### design/flow/config.mk
export PLATFORM = sky130hd
export DESIGN_NAME = apollo_top
export DESIGN_NICKNAME = apollo_top
export VERILOG_FILES = /design/flow/design.v
export SDC_FILE = /design/flow/constraint.sdc
export NUM_CORES = 4
export LEC_CHECK = 0
export CAP_MARGIN = 20
export CORE_MARGIN = 2
export CORE_UTILIZATION = 72
export SLEW_MARGIN = 40
### design/flow/constraint.sdc
create_clock -name core_clock -period 17.9 [get_ports {clk}]
set_input_delay 3.5800 -clock core_clock [delete_from_list [all_inputs] [get_ports {clk}]]
set_output_delay 3.5800 -clock core_clock [all_outputs]
set_load 0.01 [all_outputs]
### design/flow/design.v
`timescale 1ns / 1ps
module SHIFT #
(
	parameter SPI_LEN = 4'd8 
) 
 (
  input Clk,
  input SckWr, 
  input SckRd, 
  input Rst,   
  input IsLoad,
  input [SPI_LEN-1:0] DataIn, 
  input SftIn, 
  input SftEn, 
  output SftOut, 
  output reg [SPI_LEN-1:0]DataOut 
  );
  reg [SPI_LEN-1:0] DataInt; 
  assign SftOut=DataInt[7];  
  always @( posedge Clk )
    if( !Rst )begin 
		DataInt <= 0;
		DataOut <= 0;
	 end
	 else if(IsLoad ) DataInt <= DataIn; 
    else if( SftEn ) begin
		if(SckWr) DataInt <= { DataInt [SPI_LEN-2:0], 1'b0 }; 
		if(SckRd) DataOut <= { DataOut [SPI_LEN-2:0], SftIn };
    end
endmodule
`timescale 1ns / 1ps
module spi #
(
parameter SPI_LEN = 4'd8, 
parameter SPI_DIV = 4'd1  
) 
(
Clk,Rst,Sck,Mosi,Miso,RdData,WrData,IsSta,IsDone
);  
input  Clk; 
input  Rst; 
output Sck;  
output Mosi;
input  Miso;
output [SPI_LEN -1:0] RdData;
input  [SPI_LEN -1:0] WrData;
input  IsSta; 
output IsDone;
reg  [1:0] SckState;  
reg  s; 
reg  SckEn;  
reg  IsDone; 
reg  [6:0]SckC;  
reg  [3:0]BitC;  
wire SftOut; 
reg  Sck,SckD1;
wire SckUp,SckNp;
assign SckUp=Sck&&(!SckD1);
assign SckNp=!Sck&&(SckD1);
always @(posedge Clk) if(!Rst) SckD1 <= 1'b0; else SckD1 <= Sck;
always @(posedge Clk)
if(!Rst) BitC <= 4'd0; else
if(SckEn && SckUp) BitC <= BitC + 1'b1; else if(BitC == SPI_LEN) BitC<=4'd0;
assign Mosi=  SftOut ; 
always @(posedge Clk)
if(!Rst)begin
		s<=1'b0; IsDone <= 1'b0; SckEn <= 1'b0;
end
else begin 
		case(s)
		0:  
		begin IsDone <= 1'b0; SckEn <= 1'b0; if( IsSta )s<= 1'b1; end
		1: 
		begin  
		SckEn<=1'b1; if(BitC == SPI_LEN)begin SckEn <= 1'b0; IsDone <= 1'b1; s <= 1'b0;end
		end
		endcase
end
always @(posedge Clk)
if(!Rst)begin SckC <= 7'd0; Sck <= 1'b0; SckState <= 2'd0;end
else begin
		case( SckState )
		0: 
		begin SckC <= 7'd0; Sck <= 1'd0; if( SckEn ) SckState <= 2; end
		1:
		begin 
		Sck <= 1'b1; if( SckC >= SPI_DIV ) begin SckState <= 2; SckC <= 7'd0; end else SckC <= SckC + 1'b1;
		end
		2: 
		begin 
		Sck <= 1'b0;
		if( SckC >= SPI_DIV ) begin  SckC<=7'd0; if( SckEn ) SckState <= 1; else SckState <= 0; end 
		else SckC <= SckC + 1'b1; 
		end
		endcase
end
wire  IsSpiLd;
assign IsSpiLd = IsSta;
			SHIFT#
				(
					.SPI_LEN(SPI_LEN)  
				)
			SHIFT_INST
				( 
					.Clk(Clk), 
					.Rst(Rst),
					.SckWr(SckNp),
					.SckRd(SckUp),
					.IsLoad(IsSpiLd), 
					.DataIn(WrData), 
					.SftIn(Miso), 
					.SftEn(SckEn),  
					.SftOut(SftOut), 
					.DataOut(RdData) 
				 );
endmodule
`timescale 1ns / 1ps
`timescale 1ns / 1ps
module display(clk,rst_n,Sftclk,Lchclk,SDout,Srst_n,Dpy0,Dpy1,Dpy2,Dpy3);
input clk;
input rst_n;
output Sftclk;
output Lchclk;
output SDout;
output Srst_n;
input  [3:0]Dpy0;
input  [3:0]Dpy1;
input  [3:0]Dpy2;
input  [3:0]Dpy3;
parameter 
		zero = 8'b1100_0000,
		one  = 8'b1111_1001,
		two  = 8'b1010_0100,
		three= 8'b1011_0000,
		four = 8'b1001_1001,
		five = 8'b1001_0010,
		six  = 8'b1000_0010,
		seven= 8'b1111_1000,
		eight= 8'b1000_0000,
		nine = 8'b1001_0000;
parameter 
		IDLE =0,
		BYT0 =1,
		BYT0W=2,
		BYT1 =3,
		BYT1W=4;
reg Lchclk;
reg Srst_n;
reg rdy;
reg IsSta;
reg [7:0]WrData;
reg [2:0]s;
reg [2:0]Dpy_n;
reg [3:0]dp;
reg [3:0]data;
reg [7:0]dat;
wire IsDone;
wire [7:0] RdData;
always @(posedge clk or negedge rst_n)begin
	if(!rst_n)begin 
		IsSta <= 1'b0; s<= 1'b0; Lchclk <= 1'b0; Srst_n <= 1'b0;
		rdy <= 1'b0; WrData <= 8'd0;
	end
	else begin
		case(s)
		0 : 
		begin IsSta <= 0; s <= 3'd1; rdy <=0; Srst_n <= 1; end  
		1,2:  
		s <= s + 1'b1;
		3:    
		begin WrData <= dp; IsSta <= 1; Srst_n <=1; s <= 4; Lchclk <= 0;end 
		4:   
		begin IsSta <=0; if( IsDone ) begin s <= 5; Lchclk <= 0; end end   
		5 :   
		begin WrData <= dat ;IsSta <= 1;s <= 6; end     
		6:   
		begin IsSta <=0; if( IsDone ) begin s <= 0; Lchclk <= 1;rdy <= 1;end end
	endcase
	end
end
always @(posedge clk or negedge rst_n) begin
	if(!rst_n)
		Dpy_n <= 3'd0;
	else begin 
			if( rdy ) begin Dpy_n <= Dpy_n + 3'd1; 
			if( Dpy_n == 3'd3 ) Dpy_n <= 3'd0; end	
	end
end
always @( posedge clk or negedge rst_n)begin
		if(!rst_n) begin data <= 4'd0; dp <= 4'd0; end
		else
			case ( Dpy_n ) 
			0:
			begin data <= Dpy0;dp <= 4'b1000;end
			1:
			begin data <= Dpy1;dp <= 4'b0100;end
			2:
			begin data <= Dpy2;dp <= 4'b0010;end
			3:
			begin data <= Dpy3;dp <= 4'b0001;end
			endcase
end
always @(posedge clk or negedge rst_n)begin
		if(!rst_n) dat <= 8'd0;
		else
			case( data ) 
				0: dat <= zero; 
				1: dat <= one;
				2: dat <= two;
				3: dat <= three;
				4: dat <= four;
				5: dat <= five;
				6: dat <= six;
				7: dat <= seven;
				8: dat <= eight;
				9: dat <= nine;
			endcase
end
localparam SPI_LEN =4'd8;
localparam SPI_DIV =4'd1;
spi#(
	.SPI_LEN(SPI_LEN), 
	.SPI_DIV(SPI_DIV)
)
hc595x2(
				.Clk(clk),
				.Rst(rst_n),
				.Sck(Sftclk),
				.Mosi(SDout),
				.Miso(1'b0),
				.RdData(RdData),
				.WrData(WrData),
				.IsSta(IsSta),
				.IsDone(IsDone)
				);
endmodule
module binary2bcd(
      clk,
      rst_n,
      binary,
      state_en,
		refresh,
		BCD
);
parameter   b_length      = 10;
parameter   bcd_len       = 16;
parameter   idle              = 5'b00001;
parameter   shift             = 5'b00010;
parameter   wait_judge   = 5'b00100;
parameter   judge           = 5'b01000;
parameter   add_3          = 5'b10000;
input       clk;
input       rst_n;
input    [b_length-1:0]  binary;
input      state_en;
input refresh;
output reg [bcd_len-1:0]  BCD;
reg  [b_length-1:0]  reg_binary;     
reg  [3:0]    bcd0, bcd1, bcd2, bcd3;
reg  [3:0]    shift_time;                    
reg   [5:0]    c_state, n_state;
reg      add3_en;
reg      change_done;
reg refresh_r;
always@(posedge clk or negedge rst_n)
begin
        if(!rst_n)
              refresh_r <= 1'b0;
       else if(refresh)
             refresh_r <= 1'b1;
end
always@(posedge clk or negedge rst_n)
begin
        if(!rst_n)
              c_state <= idle;
       else
             c_state <= n_state;
end
always@(posedge clk or negedge rst_n)
begin
       if(!rst_n)
                  n_state <= idle;
       else
               case(n_state)
					idle:begin
                               if((binary!=0)&&(state_en == 1'b1)&&(refresh_r == 1'b1))
                                       n_state <= shift;
                              else
                                      n_state <= idle;
                          end
					shift: n_state <= wait_judge;
					wait_judge: begin
										if(change_done==1'b1)
                                    n_state <= idle;
                              else
                                    n_state <= judge;
									end
               judge:begin   
									 if(add3_en)
												n_state <= add_3;
									 else
												n_state <= shift;
                          end
               add_3:begin
                                 n_state <= shift;
                           end
               default: n_state <= idle;  
              endcase
end
always@(posedge clk or negedge rst_n)
begin
         if(!rst_n)
                  begin
                          shift_time  <= 4'b0;
                          change_done <= 1'b0;
                          add3_en  <= 1'b0;
                          reg_binary <= 0;
                          bcd0 <= 4'b0;
                          bcd1 <= 4'b0;
                          bcd2 <= 4'b0;
                          bcd3 <= 4'b0;
                          BCD <= 0;
                 end
         else
           case(n_state)
           idle:begin
                          shift_time <= b_length;
                          reg_binary <= binary;
                          bcd2     <= 4'b0;
                          bcd1     <= 4'b0;
                          bcd0     <= 4'b0;
								  bcd3 <= 4'd0;
                  end
          shift:begin 
                      {bcd3,bcd2,bcd1,bcd0,reg_binary} <= {bcd3,bcd2,bcd1,bcd0,reg_binary}<<1;
                      shift_time <= shift_time-1;
                      if(shift_time==1)     change_done <= 1'b1;
                      else                       change_done <= 1'b0;    
                 end
  wait_judge:begin
                       if((bcd3>=4'd5)||(bcd2>=4'd5)||(bcd1>=4'd5)||(bcd0>=4'd5))
                               add3_en <= 1;
                       else
                               add3_en <= 0;
                      if(change_done==1)   BCD <= {bcd3,bcd2,bcd1,bcd0};
                    end
        judge:  add3_en <= 0;
       add_3: begin
							  if(bcd3 >= 4'd5) bcd3 <= bcd3 + 4'b0011; else bcd3 <= bcd3;
                       if(bcd2>=4'd5) bcd2 <= bcd2 + 4'b0011; else bcd2 <= bcd2;
                       if(bcd1>=4'd5) bcd1 <= bcd1 + 4'b0011; else bcd1 <= bcd1;
                       if(bcd0>=4'd5) bcd0 <= bcd0 + 4'b0011; else bcd0 <= bcd0;
                   end
      default: begin
                           change_done <= 1'b0;
                           add3_en  <= 1'b0;
                  end
           endcase
        end
endmodule
`timescale 1ns / 1ps
module segment_driver(
    input clk,
    input rst_n,
	 input refresh,
	 input[9:0] bin,
	 output Sftclk,
	 output Lchclk,
	 output SDout
    );
wire[15:0] bcd_out;
binary2bcd my_binary2bcd(	.clk(clk),
									.rst_n(rst_n),
									.state_en(1'b1),
									.refresh(refresh),
									.binary(bin),
									.BCD(bcd_out));
display dpy_rssi(	.clk(clk),
						.rst_n(rst_n),
						.Dpy0(bcd_out[3:0]),
						.Dpy1(bcd_out[7:4]),
						.Dpy2(bcd_out[11:8]),
						.Dpy3(bcd_out[15:12]),
						.Sftclk(Sftclk),
						.Lchclk(Lchclk),
						.SDout(SDout));
endmodule
`timescale 1ns / 1ps
module speed_select(clk,rst_n,bps_start,clk_bps,uart_ctrl);
input[2:0] uart_ctrl;
input clk;	 
input rst_n;	
input bps_start;	
output clk_bps;	 
parameter 	bps9600 		= 5208,	 
			 	bps19200 	= 2604,	 
				bps38400 	= 1302,	 
				bps57600 	= 868,	 
				bps115200	= 434;	 
parameter 	bps9600_2 	    = 2604,
				bps19200_2	= 1302,
				bps38400_2	= 651,
				bps57600_2	= 434,
				bps115200_2 = 217;  
reg[12:0] bps_para;	
reg[12:0] bps_para_2;	
reg[12:0] cnt;			
reg clk_bps_r;			
wire[2:0] uart_ctrl_r = uart_ctrl;	 
always @ (posedge clk or negedge rst_n) begin
	if(!rst_n) begin 
			bps_para <= 13'd0;
			bps_para_2 <= 13'd0;	
		end
	else  begin
			case (uart_ctrl_r)	
				3'd0:	begin
						bps_para <= bps9600;
						bps_para_2 <= bps9600_2;
						end
				3'd1:	begin
						bps_para <= bps19200;
						bps_para_2 <= bps19200_2;
						end
				3'd2:	begin
						bps_para <= bps38400;
						bps_para_2 <= bps38400_2;
						end
				3'd3:	begin
						bps_para <= bps57600;
						bps_para_2 <= bps57600_2;
						end
				3'd4:	begin
						bps_para <= bps115200;
						bps_para_2 <= bps115200_2;
						end
				default:begin
				        bps_para <= bps9600;
						bps_para_2 <= bps9600_2;
						end
				endcase
		end
end
always @ (posedge clk or negedge rst_n)
	if(!rst_n) cnt <= 13'd0;
	else if(cnt<bps_para && bps_start) cnt <= cnt+1'b1;	
	else cnt <= 13'd0;
always @ (posedge clk or negedge rst_n)
	if(!rst_n) clk_bps_r <= 1'b0;
	else if(cnt==bps_para_2 && bps_start) clk_bps_r <= 1'b1;	 
	else clk_bps_r <= 1'b0;
assign clk_bps = clk_bps_r;
endmodule
module uart_rx(
				clk,rst_n,
				rs232_rx,rx_data,rx_int,
				clk_bps,bps_start
			);
input clk;		
input rst_n;	
input rs232_rx;	
input clk_bps;	
output reg bps_start;	
output[7:0] rx_data;	
output reg rx_int;	
reg rs232_rx0,rs232_rx1,rs232_rx2,rs232_rx3;	
wire neg_rs232_rx;	
always @ (posedge clk or negedge rst_n) 
	if(!rst_n) begin
		rs232_rx0 <= 1'b0;
		rs232_rx1 <= 1'b0;
		rs232_rx2 <= 1'b0;
		rs232_rx3 <= 1'b0;
	end
	else begin
		rs232_rx0 <= rs232_rx;
		rs232_rx1 <= rs232_rx0;
		rs232_rx2 <= rs232_rx1;
		rs232_rx3 <= rs232_rx2;
	end
assign neg_rs232_rx = rs232_rx3 & rs232_rx2 & ~rs232_rx1 & ~rs232_rx0;
reg[3:0] num;	
always @ (posedge clk or negedge rst_n)
	if(!rst_n) bps_start <= 1'b0;
	else if(!bps_start && neg_rs232_rx) bps_start <= 1'b1;	
	else if((num == 4'd9) && clk_bps) bps_start <= 1'b0;	
reg[7:0] rx_temp_data;	
always @ (posedge clk or negedge rst_n)
	if(!rst_n) begin
		rx_temp_data <= 8'd0;
		num <= 4'd0;
		rx_int <= 1'b0;
	end
	else if(bps_start) begin	
		if(clk_bps) begin		
			if(num < 4'd9) begin
				num <= num+1'b1;
				rx_int <= 1'b0;	
			end
			else begin
				num <= 4'd0;			
				rx_int <= 1'b1;			
			end
			case (num)
				4'd1: rx_temp_data[0] <= rs232_rx;	
				4'd2: rx_temp_data[1] <= rs232_rx;	
				4'd3: rx_temp_data[2] <= rs232_rx;	
				4'd4: rx_temp_data[3] <= rs232_rx;	
				4'd5: rx_temp_data[4] <= rs232_rx;	
				4'd6: rx_temp_data[5] <= rs232_rx;	
				4'd7: rx_temp_data[6] <= rs232_rx;	
				4'd8: rx_temp_data[7] <= rs232_rx;	
				default: ;
			endcase
		end
		else rx_int <= 1'b0;
	end
	else rx_int <= 1'b0;
assign rx_data = rx_temp_data;	
endmodule
`timescale 1ns / 1ps
module uart_tx(clk,rst_n,clk_bps,rx_data,rx_int,rs232_tx,bps_start);
input clk;		 
input rst_n;	
input clk_bps;		 
input[7:0] rx_data;	
input rx_int;		 
output rs232_tx;	 
output bps_start;	
reg rx_int0,rx_int1,rx_int2;	 
wire neg_rx_int;	 
always @ (posedge clk or negedge rst_n) begin
	if(!rst_n) begin
			rx_int0 <= 1'b0;
			rx_int1 <= 1'b0;
			rx_int2 <= 1'b0;
		end
	else begin
			rx_int0 <= rx_int;
			rx_int1 <= rx_int0;
			rx_int2 <= rx_int1;
		end
end
assign neg_rx_int =  ~rx_int1 & rx_int2;	 
reg[7:0] tx_data;	
reg bps_start_r;
reg tx_en;	
reg[3:0] num;
always @ (posedge clk or negedge rst_n) begin
	if(!rst_n) begin
			bps_start_r <= 1'b0;
			tx_en <= 1'b0;
			tx_data <= 8'd0;
		end
	else if(neg_rx_int) begin	
			bps_start_r <= 1'b1;
			tx_data <= rx_data;	
			tx_en <= 1'b1;		
		end
	else if(num==4'd11) begin	
			bps_start_r <= 1'b0;
			tx_en <= 1'b0;
		end
end
assign bps_start = bps_start_r;
reg rs232_tx_r;
always @ (posedge clk or negedge rst_n) begin
	if(!rst_n) begin
			num <= 4'd0;
			rs232_tx_r <= 1'b1;
		end
	else if(tx_en) begin
			if(clk_bps)	begin
					num <= num+1'b1;
					case (num)
						4'd0:	rs232_tx_r <= 1'b0; 	
						4'd1:	rs232_tx_r <= tx_data[0];	 
						4'd2:	rs232_tx_r <= tx_data[1];	 
						4'd3: rs232_tx_r <= tx_data[2];	 
						4'd4: rs232_tx_r <= tx_data[3];	 
						4'd5: rs232_tx_r <= tx_data[4];	 
						4'd6: rs232_tx_r <= tx_data[5];	 
						4'd7:	rs232_tx_r <= tx_data[6];	 
						4'd8: rs232_tx_r <= tx_data[7];	 
						4'd9: rs232_tx_r <= 1'b1;	
					 	default: rs232_tx_r <= 1'b1;
						endcase
				end
			else if(num==4'd11) num <= 4'd0;	
		end
end
assign rs232_tx = rs232_tx_r;
endmodule
`timescale 1ns / 1ps
module my_uart(clk,rst_n,rs232_rx,rs232_tx,tx_in,rx_out,rx_over,tx_write);
input clk;	 
input rst_n;	
input rs232_rx;	 
input[7:0] tx_in; 
input tx_write;   
output rs232_tx;	 
output[7:0] rx_out; 
output rx_over;     
wire bps_start_rx;	
wire clk_bps_rx;		 
speed_select		speed_rx(	.clk(clk),	
										.rst_n(rst_n),
										.bps_start(bps_start_rx),
										.clk_bps(clk_bps_rx),
										.uart_ctrl(3'd4)
										);
uart_rx			uart_rx(		.clk(clk),
									.rst_n(rst_n),
									.rs232_rx(rs232_rx),
									.clk_bps(clk_bps_rx),
									.bps_start(bps_start_rx),
									.rx_data(rx_out),
									.rx_int(rx_over)
									);
wire bps_start_tx;	
wire clk_bps_tx;		 
speed_select		speed_tx(	.clk(clk),	
										.rst_n(rst_n),
										.bps_start(bps_start_tx),
										.clk_bps(clk_bps_tx),
										.uart_ctrl(3'd4)
										);
uart_tx			uart_tx(		.clk(clk),
									.rst_n(rst_n),
									.clk_bps(clk_bps_tx),
									.rx_data(tx_in),
									.rx_int(~tx_write),
									.rs232_tx(rs232_tx),
									.bps_start(bps_start_tx)
									);
endmodule
`timescale 1ns / 1ps
module controller(
    input clk,
    input rst_n,
    input [7:0] rx_out,		 
    input rx_over,			 
	 input [7:0] recv_in,	 
	 input recv_write,	 
    output [7:0] tx_in,	 
    output tx_write,		 
	 output recv_ce,		 
	 output recv_rst,		 
	 output [7:0] scode,	 
	 output scode_rdy,	 
	 output [7:0]level	 
    );
parameter CMD_RESET = 1;
parameter CMD_ON = 2;
parameter CMD_OFF = 3;
parameter CMD_STATUS = 4;
parameter CMD_SILENCE = 5;
parameter CMD_LEVEL = 6;
parameter STATE_IDLE = 0;
parameter STATE_RESET = 1;
parameter STATE_ON = 2;
parameter STATE_OFF = 3;
parameter STATE_STATUS = 4;
parameter STATE_SILENCE = 5;
parameter STATE_RETURN = 6;
parameter STATE_LEVEL = 7;
reg rx_over_r;
wire rx_over_pos;
always @ (posedge clk or negedge rst_n) begin
	if(!rst_n) begin
		rx_over_r <= 1'b0;
		end
	else begin
		rx_over_r <= rx_over;
		end
end
assign rx_over_pos = ~rx_over_r & rx_over;
reg recv_en;	
reg ctr_out;	
reg recv_rst_r;	
reg[3:0] para_cnt;	
reg[7:0] para_buf;
reg[15:0] out_cnt;
reg[3:0] state;
reg[3:0] state_r;
reg[7:0] level_r;
reg[7:0] scode_r;
reg scode_rdy_r;
reg[7:0] tx_in_r;		
reg tx_write_r;
always @ (posedge clk or negedge rst_n) begin
	if(!rst_n) begin
		recv_en <= 1'b0;
		ctr_out <= 1'b0;
		recv_rst_r <= 1'b1;
		level_r <= 8'd100;
		para_cnt <= 4'd0;
		para_buf <= 8'd0;
		out_cnt <= 16'd0;
		state <= STATE_IDLE;
		tx_in_r <= 8'd0;
		tx_write_r <= 1'b0;
		scode_r <= 8'd0;
		scode_rdy_r <= 1'd0;
		end
	else begin
		case(state)
			STATE_IDLE: begin
				if (rx_over_pos) begin
					case(rx_out)
						CMD_RESET: begin  
							state <= STATE_RESET;
							end
						CMD_ON: begin
							state <= STATE_ON;
							end
						CMD_OFF: begin
							state <= STATE_OFF;
							end
						CMD_STATUS: begin
							out_cnt <= 16'd20000;
							state <= STATE_STATUS;
							end
						CMD_SILENCE: state <= STATE_SILENCE;
						CMD_LEVEL: state <= STATE_LEVEL;
						default: state <= STATE_RETURN;
						endcase
					end
				end
			STATE_RESET: begin
					scode_r <= 8'd0;
					scode_rdy_r <= 1'b1;
					recv_rst_r <= 1'b0;
					state <= STATE_RETURN;
				end
			STATE_ON: begin
					scode_r <= 8'd1;
					scode_rdy_r <= 1'b1;
					recv_en <= 1'b1;
					state <= STATE_RETURN;
				end
			STATE_OFF: begin
					scode_r <= 8'd2;
					scode_rdy_r <= 1'd1;
					recv_en <= 1'b0;
					state <= STATE_RETURN;
				end
			STATE_STATUS: begin
					ctr_out <= 1'b1;
					out_cnt <= out_cnt - 16'd1;
					if (out_cnt == 16'd20000) tx_write_r <= 1'b0;
					else if (out_cnt == 16'd19998) begin
							tx_in_r <= {6'd0, recv_en, ctr_out};
							tx_write_r <= 1'b1;
						end
					else if (out_cnt == 16'd10008) begin
							tx_write_r <= 1'b0;
						end
					else if (out_cnt == 16'd9998) begin
							tx_in_r <= level_r;
							tx_write_r <= 1'b1;
						end
					else if (out_cnt == 16'd0)state <= STATE_RETURN;
				end
			STATE_SILENCE: begin
					if (rx_over_pos) begin
						para_buf <= rx_out;
						state <= STATE_RETURN;
					end else
						state <= STATE_SILENCE;
				end
			STATE_LEVEL: begin
					if (rx_over_pos) begin
						scode_r <= rx_out;
						scode_rdy_r <= 1'd1;
						level_r <= rx_out;
						state <= STATE_RETURN;
					end else
						state <= STATE_LEVEL;
				end
			STATE_RETURN: begin
					case(state_r)
						STATE_RESET: begin
								recv_rst_r <= 1'b1;
								state <= STATE_RETURN;
							end
						STATE_ON: begin
								ctr_out <= 1'b1;
								if (recv_en == 1'b1) tx_in_r <= 8'd1;
								else tx_in_r <= 8'd2;
								tx_write_r <= 1'b1;
								state <= STATE_RETURN;
							end
						STATE_OFF: begin
								ctr_out <= 1'b1;
								if (recv_en == 1'b0) tx_in_r <= 8'd1;
								else tx_in_r <= 8'd2;
								tx_write_r <= 1'b1;
								state <= STATE_RETURN;
							end
						STATE_STATUS: begin	 
								if (recv_en == 1'b1) tx_in_r <= 8'd1;
								else tx_in_r <= 8'd2;
								tx_write_r <= 1'b1;
								state <= STATE_RETURN;
							end
						STATE_SILENCE: begin
								if (para_buf == 8'd1) ctr_out <= 1'b1;
								else ctr_out <= 1'b0;
								state <= STATE_RETURN;
							end
						STATE_LEVEL: begin
								tx_in_r <= 8'd1;
								tx_write_r <= 1'b1;
								state <= STATE_RETURN;
							end
						STATE_RETURN: begin
								tx_write_r <= 1'b0;
								scode_rdy_r <= 1'd0;
								state <= STATE_IDLE;
							end
					endcase
				end
			default:	state <= STATE_IDLE;
		endcase
	end
end
always @ (posedge clk or negedge rst_n) begin
	if(!rst_n) begin
		state_r <= STATE_IDLE;
		end
	else begin
		state_r <= state;
		end
end
assign tx_in = ctr_out ? tx_in_r : recv_in;
assign tx_write = ctr_out ? tx_write_r : recv_write;
assign recv_rst = recv_rst_r;
assign recv_ce = recv_en;
assign scode = scode_r;
assign scode_rdy = scode_rdy_r;
assign level = level_r;
endmodule
`timescale 1ns / 1ps
module ad_driver(
    input clk,
    input ce,
    input rst_n,
    input[7:0] din,
    output clk_out,
	 output reg[7:0] dout,
    output ready
    );
reg[3:0] cnt;
always@(posedge clk or negedge rst_n)begin
	if (!rst_n)	cnt <= 4'd0;
	else if (ce)	cnt <= cnt + 4'd1;
end
reg clk_r;
always@(posedge clk or negedge rst_n)begin
	if (!rst_n) begin
		clk_r <= 1'b0;
	end
	else if (ce) begin
		if (cnt == 7)	clk_r <= 1'b1;
		else if (cnt == 15) clk_r <= 1'b0;
	end
end
reg rdy;
always@(posedge clk or negedge rst_n)begin
	if (!rst_n) begin
		dout <= 0;
		rdy <= 1'b0;
	end
	else if (ce) begin
		if (cnt == 8'd10) begin
			dout <= din;
			rdy <= 1'b1;
		end
		else rdy <= 1'b0;
	end
end
assign ready = rdy;
assign clk_out = clk_r;
endmodule
`timescale 1ns / 1ps
module manchester(
    input [15:0] din,
    output [7:0] dout
    );
assign dout[7] = din[15] & (~din[14]);
assign dout[6] = din[13] & (~din[12]);
assign dout[5] = din[11] & (~din[10]);
assign dout[4] = din[9] & (~din[8]);
assign dout[3] = din[7] & (~din[6]);
assign dout[2] = din[5] & (~din[4]);
assign dout[1] = din[3] & (~din[2]);
assign dout[0] = din[1] & (~din[0]);
endmodule
`timescale 1ns / 1ps
module get_data(
	input clk,
    input ce,
   input rst_n,
	input bin,
	input ben,
   output [15:0] uid,
	output [7:0] zid,
	output [7:0] cnt,
	output [7:0] ftype,
   output drdy
   );
parameter HEAD = 4'b1100;
parameter TAIL = 4'b0011;
reg[87:0] bbuf;
always @ (posedge clk or negedge rst_n)
	if(!rst_n) bbuf <= 0;
	else if (ce) begin
	 if (ben) bbuf <= {bbuf[86:0], bin};
	end
wire[15:0] uid_m;
manchester huid_manchester(	.din(bbuf[83:68]),
										.dout(uid_m[15:8]));
manchester luid_manchester(	.din(bbuf[67:52]),
										.dout(uid_m[7:0]));
wire[7:0] zid_m;
manchester zid_manchester(	.din(bbuf[51:36]),
									.dout(zid_m));
wire[7:0] cnt_m;
manchester cnt_manchester(	.din(bbuf[19:4]),
									.dout(cnt_m));
wire[7:0] type_m;
manchester type_manchester(	.din(bbuf[35:20]),
										.dout(type_m));
reg[15:0] uid_r;
reg[7:0] zid_r;
reg[7:0] cnt_r;
reg[7:0] type_r;
reg drdy_r;
always @ (posedge clk or negedge rst_n) begin
	if(!rst_n) begin
		uid_r <= 0;
		zid_r <= 0;
		cnt_r <= 0;
		type_r <= 0;
		drdy_r <= 0;
	end
	else if (ce) begin
	 if (ben) begin
		if ((bbuf[87:84] == HEAD) && (bbuf[3:0] == TAIL)) begin
			uid_r <= uid_m;
			zid_r <= zid_m;
			cnt_r <= cnt_m;
			type_r <= type_m;
			drdy_r <= 1'b1;
		end
	end 
	else drdy_r <= 1'b0;
	end
end
assign uid = uid_r;
assign zid = zid_r;
assign cnt = cnt_r;
assign ftype = type_r;
assign drdy = drdy_r;
endmodule
`timescale 1ns / 1ps
module get_rssi(
	input clk,
    input ce,
   input rst_n,
   input [7:0] din,
   input den,
	input bin,
	input ben,
   output [7:0] dout,
   output drdy
   );
parameter IDLE = 0;
parameter CAL = 1;
parameter OUT = 2;
reg[255:0] d_buf;
always @ (posedge clk or negedge rst_n)
	if(!rst_n) d_buf <= 0;
	else if (ce) begin
	 if(den) d_buf <= {d_buf[247:0], din[7:0]};
	end
wire[7:0] d_delay;
assign d_delay = d_buf[255:248];
reg[1:0] state;
reg[15:0] sum;
reg aver_rdy;
always @ (posedge clk or negedge rst_n) begin
	if(!rst_n) begin
		state <= IDLE;
		sum <= 0;
		aver_rdy <= 1'b0;
	end
	else if (ce) begin
	 begin
		case(state)
			IDLE: begin
				aver_rdy <= 1'b0;
				if (den) begin
					sum <= sum - d_delay;
					state <= CAL;
					end
				else state <= IDLE;
				end
			CAL: begin
				sum <= sum + din;
				aver_rdy <= 1'b1;
				state <= IDLE;
				end
			OUT: begin
				state <= IDLE;
				end
			default: state <= IDLE;
		endcase
	end
	end
end
reg[7:0] aver;
always @ (posedge clk or negedge rst_n)
	if(!rst_n) aver <= 0;
	else if (ce) begin
	 if(aver_rdy) aver <= sum[13:6];
	end
reg[7:0] llv;
always @ (posedge clk or negedge rst_n)
	if(!rst_n) llv <= 0;
	else if (ce) begin
	 if(ben == 1 && bin == 0) llv <= aver;
	end
reg[7:0] hlv;
always @ (posedge clk or negedge rst_n)
	if(!rst_n) hlv <= 0;
	else if (ce) begin
	 if(ben == 1 && bin == 1) hlv <= aver;
	end
reg ben_r;
always @ (posedge clk or negedge rst_n)
	if(!rst_n) ben_r <= 1'b0;
	else if (ce) begin
	 ben_r <= ben;
	end
reg[7:0] rssi;
reg rssi_rdy;
always @ (posedge clk or negedge rst_n)
	if(!rst_n) begin
		rssi <= 0;
		rssi_rdy <= 1'b0;
	end
	else if (ce) begin
	 if(ben_r && bin == 1) begin
		rssi <= hlv - llv;
		rssi_rdy <= 1'b1;
	end
	else rssi_rdy <= 1'b0;
	end
reg[511:0] rssi_buf;
always @ (posedge clk or negedge rst_n)
	if(!rst_n) rssi_buf <= 0;
	else if (ce) begin
	 if(rssi_rdy) rssi_buf <= {rssi_buf[503:0], rssi[7:0]};
	end
wire[7:0] rssi_delay;
assign rssi_delay = rssi_buf[511:504];
reg[1:0] rstate;
reg[15:0] rsum;
reg rssi_aver_rdy;
always @ (posedge clk or negedge rst_n) begin
	if(!rst_n) begin
		rstate <= IDLE;
		rsum <= 0;
		rssi_aver_rdy <= 1'b0;
	end
	else if (ce) begin
	 begin
		case(rstate)
			IDLE: begin
				rssi_aver_rdy <= 1'b0;
				if (rssi_rdy) begin
					rsum <= rsum - rssi_delay;
					rstate <= CAL;
					end
				else rstate <= IDLE;
				end
			CAL: begin
				rsum <= rsum + rssi;
				rssi_aver_rdy <= 1'b1;
				rstate <= IDLE;
				end
			OUT: begin
				rssi_aver_rdy <= 1'b1;
				rstate <= IDLE;
				end
			default: rstate <= IDLE;
		endcase
	end
	end
end
wire[7:0] rssi_aver;
assign rssi_aver = rsum[14:7];
assign dout = rssi_aver;
assign drdy = rssi_aver_rdy;
endmodule
`timescale 1ns / 1ps
module frame_out(
    input clk,
    input ce,
	 input rst_n,
    input [15:0] uid,
    input [7:0] zid,
    input [7:0] cnt,
    input [7:0] ftype,
    input [7:0] rssi,
	 input den,
    output [7:0] dout,
    output drdy
    );
parameter HEAD = 8'hCA;
parameter TAIL = 8'hFE;
parameter O_DURTION = 6000;
reg trans_start;
wire trans_start_pos;
reg[20:0] ocnt;
reg[3:0] fcnt;
always @ (posedge clk or negedge rst_n)
	if(!rst_n) trans_start <= 0;
	else if (ce) begin
	 if (den) trans_start <= 1;
	else if (fcnt > 7) trans_start <= 0;
	end
reg[63:0] frame_buf;
always @ (posedge clk or negedge rst_n)
	if(!rst_n) frame_buf <= 0;
	else if (ce) begin
	 if (trans_start_pos) frame_buf[63:0] <= {HEAD[7:0], uid[15:0], zid[7:0], cnt[7:0], ftype[7:0], rssi[7:0], 8'hFE};
	else if (ocnt == O_DURTION && trans_start == 1) frame_buf[63:0] <= {frame_buf[55:0], 8'd0};
	end
reg trans_start_r;
always @ (posedge clk or negedge rst_n)
	if(!rst_n) trans_start_r <= 0;
	else if (ce) begin
	 trans_start_r <= trans_start;
	end
assign trans_start_pos = trans_start & (~trans_start_r);
always @ (posedge clk or negedge rst_n)
	if(!rst_n) ocnt <= 0;
	else if (ce) begin
	 if (trans_start_pos) ocnt <= 0;
	else if (trans_start == 1)begin
		if (ocnt < O_DURTION) ocnt <= ocnt + 1;
		else ocnt <= 0;
		end
	else ocnt <= 0;
	end
always @ (posedge clk or negedge rst_n)
	if(!rst_n) fcnt <= 0;
	else if (ce) begin
	 if (trans_start_pos) fcnt <= 0;
	else if (trans_start == 1)begin
		if (ocnt == O_DURTION) fcnt <= fcnt + 1;
		end
	else fcnt <= 0;
	end
reg[7:0] dout_r;
reg drdy_r;
always @ (posedge clk or negedge rst_n) begin
	if(!rst_n) begin
		dout_r <= 0;
		drdy_r <= 1'b0;
	end
	else if (ce) begin
	 if (trans_start == 1 && ocnt == 50) begin
		dout_r <= frame_buf[63:56];
		drdy_r <= 1'b1;
	end
	else drdy_r <= 1'b0;
	end
end
assign dout = dout_r;
assign drdy = drdy_r;
endmodule
`timescale 1ns / 1ps
module Num_creat(rst,ahead,behind,Num);
input rst,ahead,behind;
output [3:0] Num; 
reg [3:0] Num;
parameter N=4'b1000;
always @(ahead or behind)
		begin
			case({ahead,behind})
				2'b10:		Num = N+4'b0001;
				2'b01: 		Num = N-4'b0001;
				default: 	Num = N;
			endcase
		end
endmodule
`timescale 1ns / 1ps
module Loop_Filter(rst,ahead_in,behind_in,ahead_out,behind_out);
input rst,ahead_in,behind_in;
output ahead_out,behind_out;
assign ahead_out = ahead_in;
assign behind_out = behind_in;
endmodule
`timescale 1ns / 1ps
module phase_detector(rst,clk,clk_pe,clk_ne,clk_low1,ppmdata,Num_in,enable,ahead,behind); 
input rst,clk,clk_pe,clk_ne,clk_low1,enable,ppmdata;
input [3:0] Num_in;
output ahead,behind;
parameter N = 4'b1000;
reg[3:0] adder,count_num,adder_mid,adder_mid_ahead;
reg add_permit,ahead_mid,behind_mid;
reg firstbit;
always @(posedge clk or negedge rst)
begin
	if(!rst)
		begin
			add_permit <= 1'b0;
			count_num <= 4'b0000;
			adder <= 4'b0000;
			adder_mid <= N/2;
			adder_mid_ahead <=N/2;
			firstbit <= 1'b0;
		end
	else if (clk_pe)
		begin
			if(enable && Num_in == N)
				begin	
					adder_mid_ahead <= adder_mid;
					add_permit <= 1'b1;
					count_num <= count_num + 4'b0001;
					firstbit <= ppmdata;
					adder <= adder + {1'b0,1'b0,1'b0,ppmdata};
				end
			if(!enable && Num_in == N && add_permit)
				begin
					if(count_num == N-4'b0001)
						begin
							count_num <= 4'b0000;
							adder_mid <= adder + {1'b0,1'b0,1'b0,ppmdata};
							adder <= 4'b0000;
						end
					else
						begin
							count_num <=count_num +4'b0001;
							adder <= adder + {1'b0,1'b0,1'b0,ppmdata};
						end
				end
			else if(Num_in != N)
				begin
					firstbit <= ppmdata;
					add_permit <= 1'b0;
					count_num <= 4'b0000;
					adder <= 4'b0000;
					adder_mid <= N/2;
					firstbit <= 1'b0;
				end
		end
end
always @(posedge clk or negedge rst)
begin
	if(!rst)
		begin
			ahead_mid <= 1'b0;
			behind_mid <= 1'b0;
		end
	else if (clk_ne)
		begin
			if(enable && Num_in == N)
				begin
					if((adder_mid < N/2 && !firstbit && adder_mid >0)||(adder_mid > N/2 && adder_mid < N && firstbit))
						begin
							ahead_mid <= 1'b1 ;
							behind_mid <= 1'b0;
						end
					else if((adder_mid < N/2 && adder_mid >0 && firstbit)||(adder_mid > N/2 && adder_mid <N && !firstbit))	
						begin
							ahead_mid <= 1'b0;
							behind_mid <= 1'b1 ;
						end
					else if(adder_mid == N )
						begin
							if(adder_mid_ahead == 0)
								begin
									ahead_mid <= 1'b1 ;
									behind_mid <= 1'b0 ;
								end
							else
								begin
									ahead_mid <= ahead_mid ;
									behind_mid <= behind_mid ;
								end
						end
					else if(adder_mid ==0)
						begin
							if(adder_mid_ahead == N)
								begin
									ahead_mid <= 1'b1 ;
									behind_mid <= 1'b0 ;
								end
							else
								begin
									ahead_mid <= ahead_mid ;
									behind_mid <= behind_mid ;
								end
						end	
					else
						begin	
							ahead_mid <= 1'b0 ;
							behind_mid <= 1'b0 ;
						end
				end
			else
				begin
					ahead_mid <= 1'b0 ;
					behind_mid <= 1'b0 ;					
				end
		end
end
assign ahead = ahead_mid & enable;
assign behind = behind_mid &enable;
endmodule		
`timescale 1ns / 1ps
module clock_devide(rst,Num,clk,clk_pe,enable,clk_low);
input rst,clk,clk_pe;
input[3:0] Num;
output enable,clk_low;
reg enable,clk_low1;
reg[3:0] counter;
reg[3:0] Num_here;
wire clk_low;
parameter N=4'b1000;
assign clk_low=~clk_low1;
always @(posedge clk or negedge rst)
begin
	if(!rst)
		begin
			enable <= 1'b0;
			counter <= 4'b0000;
			clk_low1 <= 1'b0;
			Num_here <= N;
		end
	else if (clk_pe)
		begin
			counter <= counter + 4'b0001;
			case(counter)
				4'b0000:
					begin
						clk_low1 <= ~clk_low1;
						Num_here <= Num;
						enable <= 1'b0;
					end
				N/2:
					begin
						clk_low1 <= ~clk_low1;
					end
				Num_here-4'b0001:
					begin
						enable <= 1'b1;
						counter <= 4'b0000;
					end
				default:	;
			endcase
		end
end
endmodule
`timescale 1ns / 1ps
module bit_synchronize(rst,clk,clk_pe,clk_ne,ppmdata,clk_low); 
input clk,clk_pe,clk_ne,ppmdata,rst;
output clk_low;
wire[3:0] Num;
wire clk_low1 = 1'b0;
wire enable,ahead,behind,ahead_final,behind_final; 
phase_detector 	U1(rst,clk,clk_pe,clk_ne,clk_low1,ppmdata,Num,enable,ahead,behind); 
Loop_Filter  	U2(rst,ahead,behind,ahead_final,behind_final);
Num_creat		U3(rst,ahead_final,behind_final,Num);
clock_devide	U4(rst,Num,clk,clk_pe,enable,clk_low);
endmodule
`timescale 1ns / 1ps
module get_bit(
    input clk,
    input ce,
    input rst_n,
    input din,
    output reg dout,
    output reg drdy
    );
parameter BPS = 125_000;
parameter BPS_CNT = 50000000/2/BPS/8;
reg[199:0] din_r;
always @ (posedge clk or negedge rst_n)
	if(!rst_n) din_r <= 0;
	else if (ce) begin
	 din_r <= {din_r[198:0], din};
	end
reg clk_8th;		
reg[21:0] cnt;
always @ (posedge clk or negedge rst_n) begin
	if(!rst_n) begin
			clk_8th <= 1'b0;
			cnt <= 22'd0;
		end
	else if (ce) begin
	 begin
		if(cnt == BPS_CNT)	begin
			clk_8th <= ~clk_8th;
			cnt <= 22'd0;
		end
		else begin
			cnt <= cnt + 22'd1;
		end
	end
	end
end
wire syn_out;
wire clk_tick = ce && (cnt == BPS_CNT);
wire clk_pe = clk_tick && !clk_8th;
wire clk_ne = clk_tick && clk_8th;
bit_synchronize bit_syn(.clk(clk),
								.clk_pe(clk_pe),
								.clk_ne(clk_ne),
								.rst(rst_n),
								.ppmdata(din),
								.clk_low(syn_out));
reg syn_out_buf;
always @ (posedge clk or negedge rst_n) begin
	if(!rst_n) begin
		syn_out_buf <=  1'b0;
	end
	else if (ce) begin
	 begin
		syn_out_buf <=  syn_out;
	end
	end
end
wire syn_neg;
assign syn_neg = ~syn_out & syn_out_buf;
always @ (posedge clk or negedge rst_n) begin
	if(!rst_n) begin
		dout <= 1'b0;
		drdy <= 1'b0;
	end
	else if (ce) begin
	 begin
		if(syn_neg) begin
			dout <= din;
			drdy <= 1'b1;
		end
		else begin
			drdy <= 1'b0;
		end
	end
	end
end
endmodule
`timescale 1ns / 1ps
module receiver(
    input clk,
    input ce,
    input rst_n,
	 input [7:0] level,
    input [7:0] din,
    input den,
    output [7:0] dout,
    output drdy,
	 output test1,
	 output test2
    );
parameter IDLE = 0;
parameter CAL = 1;
parameter OUT = 2;
wire bdata;
assign bdata = (din > level) ? 1'b1 : 1'b0;
wire bout;
wire brdy;
get_bit get_bit(	.clk(clk),
				.ce(ce),
				.rst_n(rst_n),
				.din(bdata),
				.dout(bout),
				.drdy(brdy));
wire [7:0] rssi;
wire rssi_rdy;
get_rssi get_rssi(	.clk(clk),
				.ce(ce),
							.rst_n(rst_n),
							.din(din),
							.den(den),
							.bin(bout),
							.ben(brdy),
							.dout(rssi),
							.drdy(rssi_rdy));
wire[15:0] uid;
wire[7:0] zid;
wire[7:0] cnt;
wire[7:0] ftype;
wire data_rdy;
get_data get_data(	.clk(clk),
				.ce(ce),
							.rst_n(rst_n),
							.bin(bout),
							.ben(brdy),
							.uid(uid),
							.zid(zid),
							.cnt(cnt),
							.ftype(ftype),
							.drdy(data_rdy));
reg[20:0] data_rdy_r;
always @ (posedge clk or negedge rst_n)
	if (!rst_n) data_rdy_r <= 0;
	else if (ce) begin
	 data_rdy_r <= {data_rdy_r[19:0], data_rdy};
	end
frame_out frame_out(	.clk(clk),
				.ce(ce),
							.rst_n(rst_n),
							.uid(uid),
							.zid(zid),
							.cnt(cnt),
							.ftype(ftype),
							.rssi(rssi),
							.den(data_rdy_r[8]),
							.dout(dout),
							.drdy(drdy));				
assign test1 = bdata;
assign test2 = brdy;
endmodule
`timescale 1ns / 1ps
module apollo_top(
	input clk,
   input rst_n,
	input rs232_rx,	 
	output rs232_tx,	 
	input[7:0] in_ad_data,
	output out_ad_clk,
	output Sftclk,
	output Lchclk,
	output SDout,
	output test1,
	output test2
    );
wire[7:0] tx_in;
wire tx_write;
wire[7:0] rx_out;
wire rx_over;
my_uart	uart(	.clk(clk),
					.rst_n(rst_n),
					.rs232_rx(rs232_rx),
					.rs232_tx(rs232_tx),
					.tx_in(tx_in),
					.tx_write(tx_write),
					.rx_out(rx_out),
					.rx_over(rx_over)
					);
wire[7:0] recv_in;
wire recv_write;
wire recv_en;
wire recv_rst;
wire [7:0] scode;
wire scode_rdy;
wire [7:0] level;
controller controller(	.clk(clk),
								.rst_n(rst_n),
								.rx_out(rx_out),
								.rx_over(rx_over),
								.recv_in(recv_in),
								.recv_write(recv_write),
								.tx_in(tx_in),
								.tx_write(tx_write),
								.recv_ce(recv_en),
								.recv_rst(recv_rst),
								.scode(scode),
								.scode_rdy(scode_rdy),
								.level(level)
								);
segment_driver segment(	.clk(clk),
								.rst_n(rst_n),
								.bin({2'b00, scode}),
								.refresh(scode_rdy),
								.Sftclk(Sftclk),
								.Lchclk(Lchclk),
								.SDout(SDout));
wire[7:0] ad_data_in;
wire ad_data_rdy;
wire recv_rst_n = rst_n & recv_rst;
ad_driver ad_driver(	.clk(clk),
							.ce(recv_en),
							.rst_n(recv_rst_n),
							.din(in_ad_data),
							.clk_out(out_ad_clk),
							.dout(ad_data_in),
							.ready(ad_data_rdy));
receiver receiver(	.clk(clk),
							.ce(recv_en),
							.rst_n(recv_rst_n),
							.level(level),
							.din(ad_data_in),
							.den(ad_data_rdy),
							.dout(recv_in),
							.drdy(recv_write),
							.test1(test1),
							.test2(test2));
endmodule
### design/flow/run.sh
#!/bin/bash
# the make line also repeats each setting of config.mk as NAME=value (left out here)
make -C /OpenROAD-flow-scripts/flow DESIGN_CONFIG=/design/flow/config.mk WORK_HOME=/design/flow/orfs CLKGATE_MAP_FILE= finish
==> results.json, run 1 <==
{
  "synthAdderAreaFrac": 0.0245,
  "seq_power_share": 0.518,
  "top_cells_by_area": "dfrtp_1, mux2_2, nand2_1",
  "vias_per_cell": 5.83,
  "fmax_ghz": 0.149,
  "yosys_warnings": 17,
  "core_um2": 78700,
  "grt_pass1_wl_mm": 163,
  "root_buffer": "clkbuf_16",
  "ys_area_um2": 57000,
  "min_period_over_period": 0.374,
  "worst_pin_slew_ns": 0.827,
  "synthAoiAreaFrac": 0.0578,
  "grt_max_degree": 112,
  "slowest_delay_ns": 0.66,
  "crit_family": "buffers and inverters",
  "initialDrtViolationCount": 2365,
  "area_growth_pct": 10.3,
  "syn_area_per_cell_um2": 12.9,
  "cts_tree": "built",
  "warning_count": 64,
  "rsz0062_at_grt": "no",
  "firstDrtPassIters": 6,
  "ctsHoldBuffers": 0,
  "common_cells": "dfrtp_1, mux2_2, nand2_1, o21ai_0, nor2_1",
  "ys_seq_elements": 1376,
  "post-cts-setup-buffers": 0,
  "max_slew_margin": 0.449,
  "clkSlewWorstSetupHoldPaths_ns": 0.06,
  "finalWirelength_mm": 94.0,
  "crit_arrival_ns": 3.12,
  "num_vias": 32600,
  "maxCapViolations": 0,
  "die-area_um2": 81400,
  "logic_area_um2": 21600,
  "place_ws_ns": 10.64,
  "crit_buf_inv": 2,
  "die_w_um": 285,
  "synth_xor_xnor_area_share": 0.0171,
  "vdd.ir_drop.worst_v": 0.000103,
  "top_area_frac": 0.587,
  "power_leader": "sequential cells",
  "finalNetCount": 4548,
  "clock_skew_ns": 0.0195,
  "critPathKind": "register to output port",
  "power.leakage_nw": 31.1,
  "hp-start": "uart.uart_tx.rx_int0",
  "slew_violations": 0,
  "cp-end-kind": "output port",
  "place_congestion": 0.820,
  "antenna_left": 0,
  "crit_end": "test1",
  "pwr.group.combinational_uw": 28.1,
  "setup_slack_ns": 11.20,
  "numCtsBuffers": 139,
  "htree_levels": 4,
  "p_seq_mw": 3.12,
  "critPathLaunch": "controller.level_r[5]",
  "simple_gate_share": 0.0831,
  "setup_viol": 0,
  "setup_tns_ns": 0,
  "clk-power_mw": 2.87,
  "ios": 18,
  "syn_area_um2": 57000,
  "clockBufferDepth": 3,
  "switchingPower_mw": 1.24,
  "cts_resized": 0,
  "r2r_end": "receiver.get_rssi.rsum[12]",
  "r2r_start": "receiver.get_rssi.rssi_buf[504]",
  "hold_viol": 0,
  "path_cells": "inv_1 -> ha_1 -> nand4_1 -> o21bai_1 -> a21oi_1 -> clkdlybuf4s50_1",
  "dp_hpwl_mm": 57.3,
  "cp_max_fo": 4,
  "grt_pass1_vias": 33000,
  "synthMuxAreaShare": 0.195,
  "top_area_cell": "dfrtp_1",
  "swShare": 0.205,
  "power_mw": 6.02,
  "status": "timing/DRC/antenna clean",
  "hold_path_class": "register to register",
  "wl_per_cell_um": 16.8,
  "grt_antenna_before_repair": 0,
  "p_int_mw": 4.79,
  "rrSetupSlack_ns": 14.18,
  "clock_sinks": 1376,
  "p_comb_frac": 0.005,
  "min_period_ns": 6.70,
  "top_cell": "dfrtp_1",
  "grt_use_total": 0.240,
  "hold_depth": 0,
  "required_ns": 14.32,
  "min_to": "uart.uart_tx.rx_int1",
  "clkLatencyLatePin_ns": 0.73,
  "num_antenna_cells": 0,
  "fp-row-count": 103,
  "async_flop_share": 0.980,
  "crit_slowest_cell": "clkdlybuf4s50_1",
  "start_kind": "register",
  "path_depth": 6,
  "final-seq-area_um2": 34300,
  "edf_count": 0,
  "rr_worst_depth": 12,
  "ys_cells": 4423,
  "die_h_um": 285,
  "nFillCells": 4541,
  "grt_overflow": 0,
  "powerDensity_nw_per_um2": 95.8,
  "clock_power_share": 0.477,
  "drc": 0,
  "floorplan.core_util": 0.724,
  "ys_dominant_reg_cell": "dfrtp_1",
  "syn_inst": 4423,
  "ys_top_logic_family": "multiplexers",
  "placement.io_buffers": 17,
  "ys_types": 92,
  "ys_seq_frac": 0.602
}
[layer usage]
metal / GRT usage / routed length [um] / vias to the layer above
li1: - / - / 15500
met1: 0.358 / 44900 / 16500
met2: 0.374 / 44200 / 402
met3: 0.0403 / 3300 / 134
met4: 0.0594 / 1590 / 0
met5: 0 / 0 / -
[stage by stage]
step,hold WS (ns),utilization,instance area [um^2],std cells
after floorplan,0.331,-,57000,4428
after global placement,0.335,0.737,58100,5333
after detailed placement,0.339,0.739,58200,5335
after CTS,0.353,0.798,62800,5585
after global routing,0.370,0.799,62900,5586
final,0.350,0.799,62900,5586
[area by class of cell]
class | count | share of cell area
sequential | 1376 | 0.546
multi-input combinational | 2755 | 0.344
clock buffer | 201 | 0.0641
tap | 1050 | 0.0209
clock inverter | 49 | 0.00967
timing repair buffer | 51 | 0.00939
inverter | 104 | 0.00621
==> run 2, diff against run 1 <==
ABC_AREA = 1   (was default)
CAP_MARGIN = 5   (was 20)
CELL_PAD_IN_SITES_DETAIL_PLACEMENT = 1   (was default)
CORE_ASPECT_RATIO = 1.55   (was default)
CORE_UTILIZATION = 43   (was 72)
CTS_CLUSTER_DIAMETER = 121   (was default)
GPL_ROUTABILITY_DRIVEN = 0   (was default)
HOLD_SLACK_MARGIN = 0.08   (was default)
PLACE_DENSITY_LB_ADDON = 0.18   (was default)
SETUP_SLACK_MARGIN = 0.44   (was default)
SLEW_MARGIN = 35   (was 40)
clock period = 5.04 ns   (was 17.9 ns; I/O delays follow)
==> run 2 against run 1 <==
Effect of this change: via count rose by 35%; sequential power rose to 3.6 times the previous value; synthesized cell count rose by 54%; sequential share of layout area fell by 1.6 points; clock skew rose by 0.012 ns; clock-buffer cell count fell by 5; critical endpoint unchanged; final cell count rose by 55%; core utilization fell by 32 points; worst hold slack got worse by 0.18 ns; die area rose by 70%.
==> results.json, run 2 <==
{
  "status": "timing/DRC/antenna clean",
  "dp_hpwl_mm": 85.4,
  "place_area_um2": 60100,
  "syn_area_per_cell_um2": 8.52,
  "synthMuxAreaShare": 0.000947,
  "core_um2": 135000,
  "min_period_over_period": 0.745,
  "grt_max_degree": 191,
  "p_seq_mw": 11.2,
  "top_cells_by_area": "dfrtp_1, nand2_1, o21ai_0",
  "numCtsBuffers": 138,
  "initialDrtViolationCount": 2337,
  "r2r_start": "receiver.get_rssi.rssi_buf[504]",
  "clk-power_mw": 10.5,
  "floorplan.core_util": 0.432,
  "grt_pass1_wl_mm": 230,
  "grt_use_total": 0.198,
  "final-seq-area_um2": 34300,
  "p_comb_frac": 0.017,
  "num_vias": 43800,
  "edf_count": 0,
  "fmax_ghz": 0.266,
  "grt_overflow": 0,
  "nFillCells": 15800,
  "ys_seq_elements": 1376,
  "clkLatencyLatePin_ns": 0.79,
  "clock_sinks": 1376,
  "ctsHoldBuffers": 0,
  "final_area_um2": 64800,
  "top_cell": "nand2_1",
  "common_cells": "nand2_1, dfrtp_1, inv_1, o21ai_0, nor2_1",
  "setup_viol": 0,
  "async_flop_share": 0.980,
  "ys_area_um2": 58200,
  "power_mw": 22.1,
  "power.leakage_nw": 33.7,
  "slowest_delay_ns": 0.54,
  "path_depth": 9,
  "setup_slack_ns": 1.28,
  "hold_path_class": "input port to async pin",
  "max_slew_margin": 0.446,
  "start_kind": "register",
  "die-area_um2": 138000,
  "critPathKind": "register to output port",
  "die_h_um": 462,
  "post-cts-setup-buffers": 0,
  "crit_slowest_cell": "clkdlybuf4s50_1",
  "power_leader": "sequential cells",
  "clockBufferDepth": 3,
  "syn_area_um2": 58200,
  "vias_per_cell": 5.05,
  "cts_tree": "built",
  "critPathLaunch": "controller.level_r[5]",
  "rr_worst_depth": 12,
  "slew_violations": 0,
  "place_ws_ns": 2.08,
  "cts_resized": 0,
  "die_w_um": 299,
  "ios": 18,
  "worst_pin_slew_ns": 0.831,
  "root_buffer": "clkbuf_16",
  "firstDrtPassIters": 7,
  "yosys_warnings": 17,
  "r2r_end": "receiver.get_rssi.rsum[13]",
  "crit_buf_inv": 3,
  "syn_inst": 6825,
  "crit_end": "test1",
  "crit_path_frequent_cell": "nand2_1",
  "drc": 0,
  "warning_count": 69,
  "swShare": 0.219,
  "clkSlewWorstSetupHoldPaths_ns": 0.06,
  "htree_levels": 4,
  "maxCapViolations": 0,
  "timing.hold.ws_ns": 0.172,
  "antenna_left": 0,
  "simple_gate_share": 0.258,
  "grt_antenna_before_repair": 1,
  "ys_dominant_reg_cell": "dfrtp_1",
  "grt_pass1_vias": 47600,
  "ys_top_logic_family": "simple AND/OR/NAND/NOR gates",
  "logic_area_um2": 20900,
  "fp-row-count": 168,
  "synth_xor_xnor_area_share": 0.0102,
  "seq_power_share": 0.506,
  "finalNetCount": 6896,
  "crit_arrival_ns": 2.75,
  "top_area_frac": 0.575,
  "synthAoiAreaFrac": 0.0644,
  "placement.io_buffers": 17,
  "cp-end-kind": "output port",
  "cp_max_fo": 3,
  "vdd.ir_drop.worst_v": 0.000389,
  "rsz0062_at_grt": "no",
  "clock_power_share": 0.477,
  "path_cells": "inv_1 -> ha_1 -> nand2_1 -> nor2_1 -> nand2_1 -> nand2_1 -> nand2_1 -> inv_1 -> clkdlybuf4s50_1",
  "wl_per_cell_um": 15.4,
  "rrSetupSlack_ns": 2.16,
  "min_period_ns": 3.76,
  "clock_skew_ns": 0.0311,
  "switchingPower_mw": 4.83,
  "area_growth_pct": 11.4,
  "required_ns": 4.03,
  "ys_types": 63,
  "p_int_mw": 17.3,
  "ys_cells": 6825,
  "ys_seq_frac": 0.590,
  "top_area_cell": "dfrtp_1",
  "crit_family": "buffers and inverters",
  "hold_viol": 0,
  "pwr.group.combinational_uw": 376,
  "powerDensity_nw_per_um2": 341,
  "finalWirelength_mm": 133,
  "setup_tns_ns": 0,
  "synthAdderAreaFrac": 0.0241
}
## run 2: metal layers
metal | GRT usage | part of all wire | up-vias
met1 | 0.230 | 0.41 | 22000
met2 | 0.367 | 0.53 | 367
li1 | - | - | 21200
met3 | 0.0256 | 0.022 | 271
met4 | 0.0785 | 0.034 | 0
met5 | 0 | 0 | -
## run 2: area by class of cell
class	instances	area share
flip-flops and latches	1376	0.530
clock buffers	196	0.0615
clock inverters	54	0.0102
multi-input cells	4680	0.322
repair buffers	72	0.0121
diodes	1	0.0000386
inverters	507	0.0297
well taps	1785	0.0345
## run 2: per-stage QoR
step,instances,util
6_report,8671,0.481
5_1_grt,8671,0.481
4_1_cts,8670,0.481
3_5_place_dp,8420,0.446
3_3_place_gp,8420,0.446
2_1_floorplan,6830,-
==> run 3, diff against run 2 <==
ABC_AREA = default   (was 1)
CAP_MARGIN = 0   (was 5)
CELL_PAD_IN_SITES_DETAIL_PLACEMENT = 0   (was 1)
CELL_PAD_IN_SITES_GLOBAL_PLACEMENT = 2   (was default)
CORE_ASPECT_RATIO = default   (was 1.55)
CORE_UTILIZATION = 25   (was 43)
CTS_CLUSTER_DIAMETER = default   (was 121)
GPL_ROUTABILITY_DRIVEN = 1   (was 0)
HOLD_SLACK_MARGIN = default   (was 0.08)
PLACE_DENSITY = 0.83   (was default)
PLACE_DENSITY_LB_ADDON = default   (was 0.18)
SETUP_SLACK_MARGIN = default   (was 0.44)
SLEW_MARGIN = 0   (was 35)
TNS_END_PERCENT = 40   (was default)
clock period = 10.5 ns   (was 5.04 ns; I/O delays follow)
==> run 3 against run 2 <==
Effect of this change: sequential share of layout area fell by 0.40 points; die area rose by 68%; cell area up 0.76%; sequential power is 53% lower; worst hold slack improved by 0.18 ns; routed wire length shrank 27%; critical path depth is 2 lower; synthesized area decreased by 2.0%; sequential cell count unchanged; synthesized cell count shrank 35%; first-iteration DRC count down 22%; via count is 27% lower; critical path type unchanged.
==> results.json, run 3 <==
{
  "rrSetupSlack_ns": 6.78,
  "crit_arrival_ns": 3.35,
  "swShare": 0.206,
  "setup_slack_ns": 5.05,
  "wl_per_cell_um": 12.8,
  "r2r_start": "receiver.get_rssi.rssi_buf[504]",
  "area_growth_pct": 14.5,
  "critPathKind": "register to output port",
  "finalWirelength_mm": 96.6,
  "stdcell_count": 7548,
  "common_cells": "dfrtp_1, mux2_2, nand2_1, o21ai_0, nor2_1",
  "numCtsBuffers": 140,
  "required_ns": 8.40,
  "clockBufferDepth": 3,
  "grt_use_total": 0.0841,
  "grt_overflow": 0,
  "ys_seq_elements": 1376,
  "simple_gate_share": 0.0831,
  "fmax_ghz": 0.184,
  "die-area_um2": 232000,
  "num_vias": 32100,
  "start_kind": "register",
  "placement.io_buffers": 17,
  "hold_viol": 0,
  "clkLatencyLatePin_ns": 0.77,
  "synthAoiAreaFrac": 0.0578,
  "dp_hpwl_mm": 60.1,
  "grt_max_degree": 203,
  "clock_skew_ns": 0.0357,
  "nFillCells": 22800,
  "p_int_mw": 8.28,
  "antenna_left": 0,
  "powerDensity_nw_per_um2": 160,
  "firstDrtPassIters": 5,
  "top_area_frac": 0.587,
  "core_um2": 227000,
  "max_slew_margin": 0.262,
  "min_period_ns": 5.45,
  "async_flop_share": 0.980,
  "rr_worst_depth": 12,
  "crit_slowest_cell": "a21oi_1",
  "maxCapViolations": 0,
  "power_leader": "sequential cells",
  "root_buffer": "clkbuf_16",
  "ys_types": 92,
  "die_h_um": 482,
  "ios": 18,
  "slew_violations": 0,
  "vdd.ir_drop.worst_v": 0.000134,
  "clkSlewWorstSetupHoldPaths_ns": 0.06,
  "ys_dominant_reg_cell": "dfrtp_1",
  "p_comb_frac": 0.005,
  "syn_area_per_cell_um2": 12.9,
  "seq_power_share": 0.511,
  "synth_xor_xnor_area_share": 0.0171,
  "initialDrtViolationCount": 1823,
  "worst_pin_slew_ns": 1.11,
  "hold_path_class": "register to register",
  "top_area_cell": "dfrtp_1",
  "switchingPower_mw": 2.14,
  "clock_power_share": 0.485,
  "drc": 0,
  "hp-start": "uart.uart_tx.rx_int0",
  "min_to": "uart.uart_tx.rx_int1",
  "htree_levels": 4,
  "synthAdderAreaFrac": 0.0245,
  "cp_max_fo": 4,
  "fp-row-count": 175,
  "place_congestion": 0.756,
  "hold_depth": 0,
  "place_ws_ns": 5.53,
  "path_depth": 7,
  "power.leakage_nw": 31.1,
  "ys_top_logic_family": "multiplexers",
  "ctsHoldBuffers": 0,
  "cp-end-kind": "output port",
  "p_seq_mw": 5.32,
  "slowest_delay_ns": 0.72,
  "critPathLaunch": "controller.level_r[5]",
  "ys_area_um2": 57000,
  "status": "timing/DRC/antenna clean",
  "setup_viol": 0,
  "top_cell": "dfrtp_1",
  "finalNetCount": 4547,
  "grt_antenna_before_repair": 1,
  "grt_pass1_wl_mm": 166,
  "synthMuxAreaShare": 0.195,
  "min_period_over_period": 0.519,
  "crit_family": "AND-OR/OR-AND gates",
  "vias_per_cell": 4.26,
  "ys_seq_frac": 0.602,
  "die_w_um": 482,
  "cts_tree": "built",
  "clk-power_mw": 5.05,
  "edf_count": 0,
  "dpl.cell_count": 7293,
  "crit_buf_inv": 2,
  "syn_inst": 4423,
  "post-cts-setup-buffers": 0,
  "cts_resized": 0,
  "ys_cells": 4423,
  "yosys_warnings": 17,
  "r2r_end": "receiver.get_rssi.rsum[12]",
  "syn_area_um2": 57000,
  "floorplan.core_util": 0.251,
  "path_cells": "inv_1 -> ha_1 -> a21o_1 -> a21o_1 -> a21oi_1 -> a21oi_1 -> clkdlybuf4s50_1",
  "crit_end": "test1",
  "grt_pass1_vias": 32800,
  "clock_sinks": 1376,
  "top_cells_by_area": "dfrtp_1, mux2_2, nand2_1",
  "rsz0062_at_grt": "no",
  "pwr.group.combinational_uw": 48.8,
  "warning_count": 68
}
## run 3: area by class of cell
type / instances / area, um^2 / share of cell area
antenna: 1 / 2.50 / 0.0000383
clock buffer: 203 / 4130 / 0.0632
clock inverter: 51 / 607 / 0.00929
inverter: 104 / 390 / 0.00598
multi-input combinational: 2755 / 21600 / 0.331
sequential: 1376 / 34300 / 0.526
tap: 3009 / 3760 / 0.0577
timing repair buffer: 49 / 478 / 0.00732
## run 3: metal layers
| metal | part of all wire | wire length, um | GRT usage | vias up |
|---|---|---|---|---|
| met2 | 0.45 | 43700 | 0.131 | 272 |
| met5 | 0 | 0 | 0 | - |
| met4 | 0.017 | 1650 | 0.0250 | 0 |
| met1 | 0.50 | 48400 | 0.117 | 16200 |
| li1 | - | - | - | 15500 |
| met3 | 0.030 | 2860 | 0.0173 | 124 |
## run 3: metrics by stage
step	power, mW	hold slack (ns)	util	area [um^2]	TNS (ns)
finish	10.4	0.353	0.288	65300	0
global route	10.8	0.367	0.288	65300	0
CTS	10.6	0.354	0.288	65300	0
detailed placement	5.47	0.341	0.267	60600	0
global placement	5.47	0.332	0.267	60600	0
floorplan	5.44	0.331	-	57000	-2974.94
Power is estimated from default activity; no workload was simulated.
